==> flow/design.v (excerpt) <==
module Cordic #(parameter MODE = 0, STAGES = 8, WIDTH = 16, PHASE_WIDTH = 19)(
input wire                        in_clk,
input wire                        in_rst,
input wire                        in_enable,
input wire    [WIDTH-1:0]         in_x,
input wire    [WIDTH-1:0]         in_y,
input wire    [PHASE_WIDTH-1:0]   in_phase,
output wire                       out_valid,
output wire   [PHASE_WIDTH-1:0]   out_phase,
output wire   [WIDTH-1:0]         out_x,
output wire   [WIDTH-1:0]         out_y
);
Size in the first run: roughly 7000 cells after synthesis, roughly 540 flip-flops, about 52000 µm² of cells after synthesis.
export LEC_CHECK = 0
export ABC_AREA = 1
export CAP_MARGIN = 20
export CORE_ASPECT_RATIO = 0.99
export CORE_MARGIN = 2
export CORE_UTILIZATION = 40
export CTS_CLUSTER_DIAMETER = 292
export MAX_ROUTING_LAYER = met4
export SETUP_SLACK_MARGIN = 2.14
export SLEW_MARGIN = 20
create_clock -name core_clock -period 12.5 [get_ports {in_clk}]
run.sh (not shown) runs the stock make flow with config.mk's settings and CLKGATE_MAP_FILE=.
Edit:
ABC_AREA = not set   (was 1)
CORE_ASPECT_RATIO = not set   (was 0.99)
CTS_CLUSTER_DIAMETER = not set   (was 292)
MAX_ROUTING_LAYER = not set   (was met4)
SETUP_SLACK_MARGIN = not set   (was 2.14)
clock period = 8.77 ns   (was 12.5 ns; I/O delays follow)
What happened: Utilization went up by 0.53 points. Die area went down by 2.8%. Final area falls by 2.2%. Synthesized area drops by 2.8%. Worst setup slack is worse by 3.6 ns. Sequential share of layout area grows by 0.56 points. Global-route usage went down by 3.4 points.
Edit:
CORE_UTILIZATION = 72   (was 40)
TNS_END_PERCENT = 45   (was not set)
clock period = 9.57 ns   (was 8.77 ns; I/O delays follow)
What happened: Wire length rose by about 5%. Critical path depth went up by 2.
Edit:
CORE_UTILIZATION = 40   (was 72)
SETUP_SLACK_MARGIN = -0.2   (was not set)
TNS_END_PERCENT = not set   (was 45)
clock period = 8.77 ns   (was 9.57 ns; I/O delays follow)
The new run completed with no timing, DRC or antenna violations.
Die area went up by 79%.
Worst setup slack degrades by 0.15 ns.
Sequential cell count does not change.
Cell area went up by 2.3%.
Core utilization falls by 34 points.
Edit:
CAP_MARGIN = 0   (was 20)
CORE_UTILIZATION = 72   (was 40)
PLACE_DENSITY = 0.36   (was not set)
SETUP_SLACK_MARGIN = not set   (was -0.2)
TNS_END_PERCENT = 45   (was not set)
clock period = 7.35 ns   (was 8.77 ns; I/O delays follow)
The new run finished with negative setup slack left.
Clock-buffer cell count decreases by 13.
Global-route usage increases by 14 points.


Cordic again, from the RTL that the note above started with.
==> flow/config.mk <==
export PLATFORM = sky130hd
export DESIGN_NAME = Cordic
export DESIGN_NICKNAME = Cordic
export VERILOG_FILES = /design/flow/design.v
export SDC_FILE = /design/flow/constraint.sdc
export NUM_CORES = 4
export LEC_CHECK = 0
export ABC_AREA = 1
export CAP_MARGIN = 10
export CELL_PAD_IN_SITES_DETAIL_PLACEMENT = 0
export CORE_MARGIN = 2
export CORE_UTILIZATION = 72
export CTS_CLUSTER_SIZE = 90
export HOLD_SLACK_MARGIN = 0.27
export MAX_ROUTING_LAYER = met4
export MIN_ROUTING_LAYER = met1
export PLACE_DENSITY_LB_ADDON = 0.09
export SETUP_SLACK_MARGIN = -0.38
export SLEW_MARGIN = 20
==> flow/constraint.sdc <==
create_clock -name core_clock -period 5.47 [get_ports {in_clk}]
set_input_delay 1.0940 -clock core_clock [delete_from_list [all_inputs] [get_ports {in_clk}]]
set_output_delay 1.0940 -clock core_clock [all_outputs]
set_load 0.01 [all_outputs]
The starting point finished with setup timing left.
==> next run, changes <==
Settings changed: CTS_CLUSTER_SIZE 90 to 79, HOLD_SLACK_MARGIN 0.27 to not set, MAX_ROUTING_LAYER met4 to not set, PLACE_DENSITY_LB_ADDON 0.09 to 0.16, SETUP_SLACK_MARGIN -0.38 to -0.61.
Clock period 5.47 ns to 7.89 ns, I/O delays scaled along.
What happened: With this change the flow finished clean. First-iteration DRC count drops by about a fifth. Utilization falls by 4.4 points. Setup slack improved by 1.3 ns. Via count fell by a few percent. Global-route usage decreases by 4.2 points.
